## run 1
==> flow/design.v <==
module AudDSP (
    input i_rst_n,
    input i_clk,
    input i_start,  
    input i_pause,  
    input [2:0] i_speed,
    input i_is_slow,
    input i_slow_mode,
    input i_daclrck,                
    input signed [15:0] i_sram_data,
    input [19:0] i_sram_stop_addr,  
    output signed [15:0] o_dac_data,
    output o_en,                    
    output o_is_pause,
    output [19:0] o_sram_addr
);
    localparam S_IDLE = 0;
    localparam S_PAUSE = 1;
    localparam S_PLAY = 2;
    localparam S_EMPTY = 3;
    reg [2:0] state_r, state_w;
    reg is_pause_r, is_pause_w;
    reg is_slow_r, is_slow_w;
    reg slow_mode_r, slow_mode_w;
    reg [2:0] speed_r, speed_w;
    reg [3:0] slow_counter_r, slow_counter_w;
    reg [1:0] get_data_counter_r, get_data_counter_w;
    reg [19:0] addr_r, addr_w;
    reg signed [15:0] sram_data_r, sram_data_w, sram_data_next_r, sram_data_next_w;
    reg [15:0] o_data_r, o_data_w;
    assign o_en = !i_daclrck;
    assign o_dac_data = o_data_r;
    assign o_sram_addr = addr_r;
    assign o_is_pause = is_pause_r;
    always @(*) begin
        state_w = state_r;
        case(state_r)
            S_IDLE: begin
                if(i_start)         state_w = S_PAUSE;
                else                state_w = S_IDLE;
            end
            S_PAUSE: begin
                if(!is_pause_r)     state_w = S_PLAY;
                else                state_w = S_PAUSE;
            end
            S_PLAY: begin
                if(is_pause_r)      state_w = S_PAUSE;
                else begin
                    if(!i_daclrck)  state_w = S_EMPTY;
                    else            state_w = S_PLAY;
                end
            end
            S_EMPTY: begin
                if(is_pause_r)      state_w = S_PAUSE;
                else begin
                    if(!i_daclrck)  state_w = S_EMPTY;
                    else            state_w = S_PLAY;
                end
            end
        endcase
    end
    always @(*) begin
        slow_counter_w = slow_counter_r;
        case(state_r)
            S_IDLE:     slow_counter_w = 0;
            S_PAUSE:    slow_counter_w = 0;
            S_PLAY: begin
                if(is_slow_r && !is_pause_r && i_daclrck) begin
                    if(slow_counter_r == speed_r)   slow_counter_w = 0;
                    else                            slow_counter_w = slow_counter_r + 1;
                end
            end
        endcase
    end
    always @(*) begin
        get_data_counter_w = get_data_counter_r;
        case(state_r)
            S_IDLE:     get_data_counter_w = 0;
            S_PAUSE:    get_data_counter_w = 0;
            S_PLAY: begin
                if(get_data_counter_r < 3)  get_data_counter_w = get_data_counter_r + 1;
            end
            S_EMPTY:    get_data_counter_w = 0;
        endcase
    end
    always @(*) begin
        is_pause_w = is_pause_r;
        case(state_r)
            S_IDLE:                 is_pause_w = 1;
            S_PAUSE: if(i_pause)    is_pause_w = 0;
            S_PLAY:  if(i_pause)    is_pause_w = 1;
            S_EMPTY: if(i_pause)    is_pause_w = 1;
        endcase
    end
    always @(*) begin
        is_slow_w = is_slow_r;
        slow_mode_w = slow_mode_r;
        speed_w = speed_r;
        case(state_r)
            S_IDLE: begin
                is_slow_w = 0;
                slow_mode_w = 0;
                speed_w = 0;
            end
            S_PAUSE: begin
                is_slow_w = i_is_slow;
                slow_mode_w = i_slow_mode;
                speed_w = i_speed;
            end
            S_PLAY: begin
                is_slow_w = is_slow_r;
                slow_mode_w = slow_mode_r;
                speed_w = speed_r;
            end
            S_EMPTY: begin
                is_slow_w = i_is_slow;
                slow_mode_w = i_slow_mode;
                speed_w = i_speed;
            end
        endcase
    end
    reg [20:0] temp_addr;      
    always @(*) begin
        addr_w = addr_r;
        temp_addr = addr_r;
        case(state_r)
            S_IDLE:     temp_addr = 0;
            S_PLAY: begin
                if(get_data_counter_r == 0) begin
                    if(is_slow_r) begin
                        if(slow_counter_r == 0)     temp_addr = addr_r + 1;
                    end
                    else                            temp_addr = addr_r + speed_r + 1;
                end
            end
        endcase
        if(temp_addr > i_sram_stop_addr)    addr_w = 0;
        else                                addr_w = temp_addr;
    end
    always @(*) begin
        sram_data_w = sram_data_r;
        sram_data_next_w = sram_data_next_r;
        case(state_r)
            S_IDLE: begin
                sram_data_w = 0;
                sram_data_next_w = 0;
            end
            S_PAUSE: begin
                sram_data_next_w = i_sram_data;
            end
            S_PLAY: begin
                if(get_data_counter_r == 2) begin
                    if(is_slow_r)begin           
                        if(slow_counter_r == 0) begin
                            sram_data_w = sram_data_next_r;
                            sram_data_next_w = i_sram_data;
                        end
                    end
                    else begin                   
                        sram_data_w = sram_data_next_r;
                        sram_data_next_w = i_sram_data;
                    end
                end
            end
        endcase
    end
    reg signed [16:0] diff;
    reg signed [20:0] diff_counter_prod;
    reg signed [20:0] diff_counter_prod_div_speed;
    always @(*) begin
        o_data_w = o_data_r;
        diff = 0;
        diff_counter_prod = 0;
        diff_counter_prod_div_speed = 0;
        case(state_r)
            S_IDLE: o_data_w = 0;
            S_PLAY: begin
                if(get_data_counter_r == 3) begin
                    if(is_slow_r) begin
                        if(slow_mode_r) begin
                            diff = $signed(sram_data_next_r) - $signed(sram_data_r);
                            diff_counter_prod = $signed(diff) * $signed({1'b0, slow_counter_r});
                            diff_counter_prod_div_speed = $signed($signed(diff_counter_prod) / $signed({1'b0, speed_r + 1}));
                            o_data_w = $signed($signed(sram_data_r) + $signed(diff_counter_prod_div_speed));
                        end
                        else o_data_w = sram_data_r;
                    end
                    else o_data_w = sram_data_r;
                end
            end
        endcase
    end
    always_ff @(posedge i_clk or negedge i_rst_n) begin
        if(!i_rst_n) begin
            state_r <= S_IDLE;
            is_pause_r <= 1;
            addr_r <= 0;
            speed_r <= 0;
            o_data_r <= 0;
            is_slow_r <= 0;
            slow_mode_r <= 0;
            sram_data_r <= 0;
            slow_counter_r <= 0;
            sram_data_next_r <= 0;
            get_data_counter_r <= 0;
        end
        else begin
            state_r <= state_w;
            is_pause_r <= is_pause_w;
            addr_r <= addr_w;
            speed_r <= i_speed;
            o_data_r <= o_data_w;
            is_slow_r <= i_is_slow;
            slow_mode_r <= i_slow_mode;
            sram_data_r <= sram_data_w;
            slow_counter_r <= slow_counter_w;
            sram_data_next_r <= sram_data_next_w;
            get_data_counter_r <= get_data_counter_w;
        end
    end
endmodule
clock: 100.0 ns
lec_check: 0
cap_margin: 20
cell_pad_in_sites_detail_placement: 2
core_margin: 2
core_utilization: 40
gpl_routability_driven: 0
slew_margin: 35
run.sh (not shown) runs the stock make flow with config.mk's settings and CLKGATE_MAP_FILE=.
In the summary table, run 1 is marked failed, with error ODB-0269 raised in global routing (5_1_grt).
#### Input delta (run 2 over run 1)
- SLEW_MARGIN now 5, was 35
- CORE_UTILIZATION now 23, was 40
- CELL_PAD_IN_SITES_DETAIL_PLACEMENT no longer set, was 2
- CORE_ASPECT_RATIO now 0.5, previously not set
- GPL_ROUTABILITY_DRIVEN no longer set, was 0
## What came out
Status(run 1) = ERROR, stage = global routing (5_1_grt). Run 2 finished every step from synthesis to the final layout, and the layout passed the timing, design-rule and antenna checks. Run 2 — full die area 73% higher, run 1 as reference. Complex-gate fraction of the synthesized area came out exactly the same in run 1 and run 2. Compared run 2 vs run 1, and die boundary height is down in run 2. Going from run 1 to run 2, site row count dropped 6. From run 2 to run 1, number of cells in Yosys stat did not move at all. Comparing run 2 against run 1, there is no change at all in maximum buffer depth of the clock tree.
Changes in run 3 relative to run 2:
- changing SLEW_MARGIN from 5 to 35
- changing CORE_UTILIZATION from 23 to 40
- setting CELL_PAD_IN_SITES_GLOBAL_PLACEMENT to 2 for the first time
- setting GPL_ROUTABILITY_DRIVEN to 0 for the first time
- removing CORE_ASPECT_RATIO (formerly 0.5)
- setting CELL_PAD_IN_SITES_DETAIL_PLACEMENT to 2 for the first time
- setting CTS_CLUSTER_DIAMETER to 379 for the first time
- setting TNS_END_PERCENT to 45 for the first time
- Every run in the comparison, run 3 and run 2, completed the flow with a clean layout.
- The share of the clock period used by the worst path in run 3 sits 3.1 points above the value recorded for run 2.
- [run 3 vs run 2] design area: lower in run 3
- Compared to run 2, run 3 shows a narrower setup margin.
- The number of unique standard cell types used by synthesis was comparable across run 3 and run 2.
- Going from run 2 to run 3, the shortest clock period the worst path allows after layout was found to have gone up by 3.10 ns.
- Run 3 against run 2; sum of routed wire length over all layers is up by more than a quarter.
- Run 3 vs. run 2: cell count fell by 676, die outline area fell by about 40%, non-clock buffer count rose by 3.
diff inputs: run 3 => run 4
- changing SLEW_MARGIN from 35 to 20
- removing CELL_PAD_IN_SITES_GLOBAL_PLACEMENT (formerly 2)
- removing TNS_END_PERCENT (formerly 45)
- setting PLACE_DENSITY to 0.54 for the first time
- removing CELL_PAD_IN_SITES_DETAIL_PLACEMENT (formerly 2)
- setting MAX_ROUTING_LAYER to met4 for the first time
- changing CAP_MARGIN from 20 to 30
- changing CTS_CLUSTER_DIAMETER from 379 to 43
- changing CORE_UTILIZATION from 40 to 68
==> results <==
Per the comparison of run 4 with run 3, core utilization grew by 29 points; fmax grew by about 3%; final cell count shrank by 398. Between run 3 and run 4, the difference in count of final max-slew check failures is negligible. From run 3 to run 4 the numbers moved as follows: final area now smaller; met1 usage in global routing now larger; critical path depth now smaller.
[inputs] run 5 vs run 4
- changing SLEW_MARGIN from 20 to 5
- changing PLACE_DENSITY from 0.54 to 0.89
- setting CELL_PAD_IN_SITES_GLOBAL_PLACEMENT to 1 for the first time
- changing CAP_MARGIN from 30 to 20
- changing CTS_CLUSTER_DIAMETER from 43 to 99
- changing CORE_UTILIZATION from 68 to 23
- setting CORE_ASPECT_RATIO to 0.5 for the first time
- removing GPL_ROUTABILITY_DRIVEN (formerly 0)
- removing MAX_ROUTING_LAYER (formerly met4)
- setting TNS_END_PERCENT to 15 for the first time
- setting CTS_CLUSTER_SIZE to 15 for the first time
- setting HOLD_SLACK_MARGIN to 0.25 for the first time
--- outcome ---
Higher via count goes to run 4 over run 5.
On final area, run 5 does worse than run 4.
Routed metal-1 wire length (run 5 over run 4): increase, about 11%
The inputs of run 6 differ from those of run 5 as listed below.
- setting GPL_ROUTABILITY_DRIVEN to 0 for the first time
- removing CTS_CLUSTER_SIZE (formerly 15)
- changing SLEW_MARGIN from 5 to 25
- removing CORE_ASPECT_RATIO (formerly 0.5)
- removing CTS_CLUSTER_DIAMETER (formerly 99)
- removing TNS_END_PERCENT (formerly 15)
- changing CORE_UTILIZATION from 23 to 40
- removing PLACE_DENSITY (formerly 0.89)
- removing CELL_PAD_IN_SITES_GLOBAL_PLACEMENT (formerly 1)
- removing HOLD_SLACK_MARGIN (formerly 0.25)
==> comparison <==
In summary, run 6 completed successfully, with a layout that passed the timing, design-rule and antenna checks.
Worst reg-to-reg path cell count ended up 3 higher on run 6 than on run 5.
When the final numbers for run 5 and run 6 were put side by side, the area added between synthesis and finish turned out to be greater in run 5.
Wire length of the first global-routing pass delta (run 6 − run 5): unfavourable
Sort run 5 and run 6 by worst hold slack, descending, and run 5 comes first.
From run 5 to run 6 the numbers moved as follows: routed wire length went up by 3200 um, area of placed instances decreased 2.7%, setup slack after layout -1.03 ns, cell count lost about 12%.
Run 6 against run 5: proportion of cell area occupied by multi-input gates went up 2.3 points.

========
RTL: the design.v shown in full above, as it stands there.
Settings: LEC_CHECK=0, CAP_MARGIN=0, CORE_MARGIN=2, CORE_UTILIZATION=72, CTS_CLUSTER_DIAMETER=351, CTS_CLUSTER_SIZE=37, GPL_TIMING_DRIVEN=1, PLACE_DENSITY=0.38, SETUP_SLACK_MARGIN=-0.16, SLEW_MARGIN=20; clock period 73.2 ns.
The baseline finished clean.
Rerun with:
- CORE_ASPECT_RATIO: not set -> 0.5
- CORE_UTILIZATION: 72 -> 46
- CTS_CLUSTER_DIAMETER: 351 -> not set
- CTS_CLUSTER_SIZE: 37 -> not set
- GPL_TIMING_DRIVEN: 1 -> not set
- PLACE_DENSITY: 0.38 -> not set
- SETUP_SLACK_MARGIN: -0.16 -> not set
- clock period: 73.2 -> 100.0 ns (I/O delays scaled with it)
Outcome: Area after synthesis does not change; fmax is lower by 19%; synthesized cell count does not change; setup slack improved by 11 ns; register-to-register slack gains 11 ns; wire length shrinks by 1.6%; worst hold slack barely changes; cell area is lower by 5.2%; utilization fell by 32 points.
Rerun with:
- CAP_MARGIN: 0 -> 20
- CORE_UTILIZATION: 46 -> 23
- HOLD_SLACK_MARGIN: not set -> 0.3
- SLEW_MARGIN: 20 -> 5
What happened: The changed run completed with no timing, DRC or antenna violations. Cell count climbs by about a fifth. Global-route usage drops by 15 points. Routed wire length drops by a few percent. Worst setup slack gets better by 0.83 ns. Synthesized cell count does not change. Register-to-register slack gets better by 0.83 ns. Clock skew barely changes.
Rerun with:
- CAP_MARGIN: 20 -> 30
- CELL_PAD_IN_SITES_GLOBAL_PLACEMENT: not set -> 3
- CORE_ASPECT_RATIO: 0.5 -> not set
- CORE_UTILIZATION: 23 -> 68
- CTS_CLUSTER_DIAMETER: not set -> 43
- GPL_ROUTABILITY_DRIVEN: not set -> 1
- HOLD_SLACK_MARGIN: 0.3 -> not set
- MAX_ROUTING_LAYER: not set -> met4
- PLACE_DENSITY: not set -> 0.54
- SLEW_MARGIN: 5 -> 0
What happened: This time the run aborted during global placement without I/O (GPL-0301); die area decreases by 66%; synthesized cell count does not change; area after synthesis stays the same.
Rerun with:
- CAP_MARGIN: 30 -> 20
- CELL_PAD_IN_SITES_GLOBAL_PLACEMENT: 3 -> not set
- CORE_ASPECT_RATIO: not set -> 0.5
- CORE_UTILIZATION: 68 -> 23
- CTS_CLUSTER_DIAMETER: 43 -> 99
- GPL_ROUTABILITY_DRIVEN: 1 -> not set
- MAX_ROUTING_LAYER: met4 -> not set
- PLACE_DENSITY: 0.54 -> 0.89
- SLEW_MARGIN: 0 -> 5
- TNS_END_PERCENT: not set -> 15
Result:
- The changed run completed without violations
- die size goes up to 2.9 times its value
- synthesized cell count is unchanged
- area after synthesis stays the same
Rerun with:
- CORE_ASPECT_RATIO: 0.5 -> not set
- CORE_UTILIZATION: 23 -> 45
- CTS_CLUSTER_DIAMETER: 99 -> not set
- PLACE_DENSITY: 0.89 -> not set
- SLEW_MARGIN: 5 -> 20
- TNS_END_PERCENT: 15 -> not set
- clock period: 100.0 -> 48.7 ns (I/O delays scaled with it)
Effect: The new run produced a layout that fails on setup timing; via count rises by 29%; non-clock buffer count rises by 2094; fmax rises by 37%; setup slack gets worse by 28 ns; synthesized cell count does not change.

========
west:
// AudDSP: RTL as listed in full above, without the edits since
Settings: LEC_CHECK=0, ABC_AREA=1, CAP_MARGIN=20, CORE_ASPECT_RATIO=0.56, CORE_MARGIN=2, CORE_UTILIZATION=72, CTS_CLUSTER_DIAMETER=254, MAX_ROUTING_LAYER=met4, PLACE_DENSITY_LB_ADDON=0.2, SLEW_MARGIN=20; clock period 50.5 ns.
west had finished all stages when the layout checks came back failing, citing setup timing.
> inputs changed (west -> east)
# west
export LEC_CHECK = 0
export ABC_AREA = 1
export CAP_MARGIN = 20
export CORE_ASPECT_RATIO = 0.56
export CORE_MARGIN = 2
export CORE_UTILIZATION = 72
export CTS_CLUSTER_DIAMETER = 254
export MAX_ROUTING_LAYER = met4
export PLACE_DENSITY_LB_ADDON = 0.2
export SLEW_MARGIN = 20
create_clock -name core_clock -period 50.5 [get_ports {i_clk}]
# east
export LEC_CHECK = 0
export CAP_MARGIN = 20
export CORE_MARGIN = 2
export CORE_UTILIZATION = 40
export SLEW_MARGIN = 20
create_clock -name core_clock -period 87.7 [get_ports {i_clk}]
### Flow results
Comparing west and east, the lower final-layout worst hold slack was measured on east.
Clock tree skew after final layout of west is on par with east.
The sequential area share after synthesis of east is higher than that of west.
Routing layer with the top usage in global route: met1 -> west, met2 -> east
Relative to west, portion of the clock cycle consumed by the worst path in the final layout has decreased by 7.6 points in east.
On east: cell depth of the worst setup path is 10% lower than what west gave.
east ran to completion and came out clean on the timing, design-rule and antenna checks.
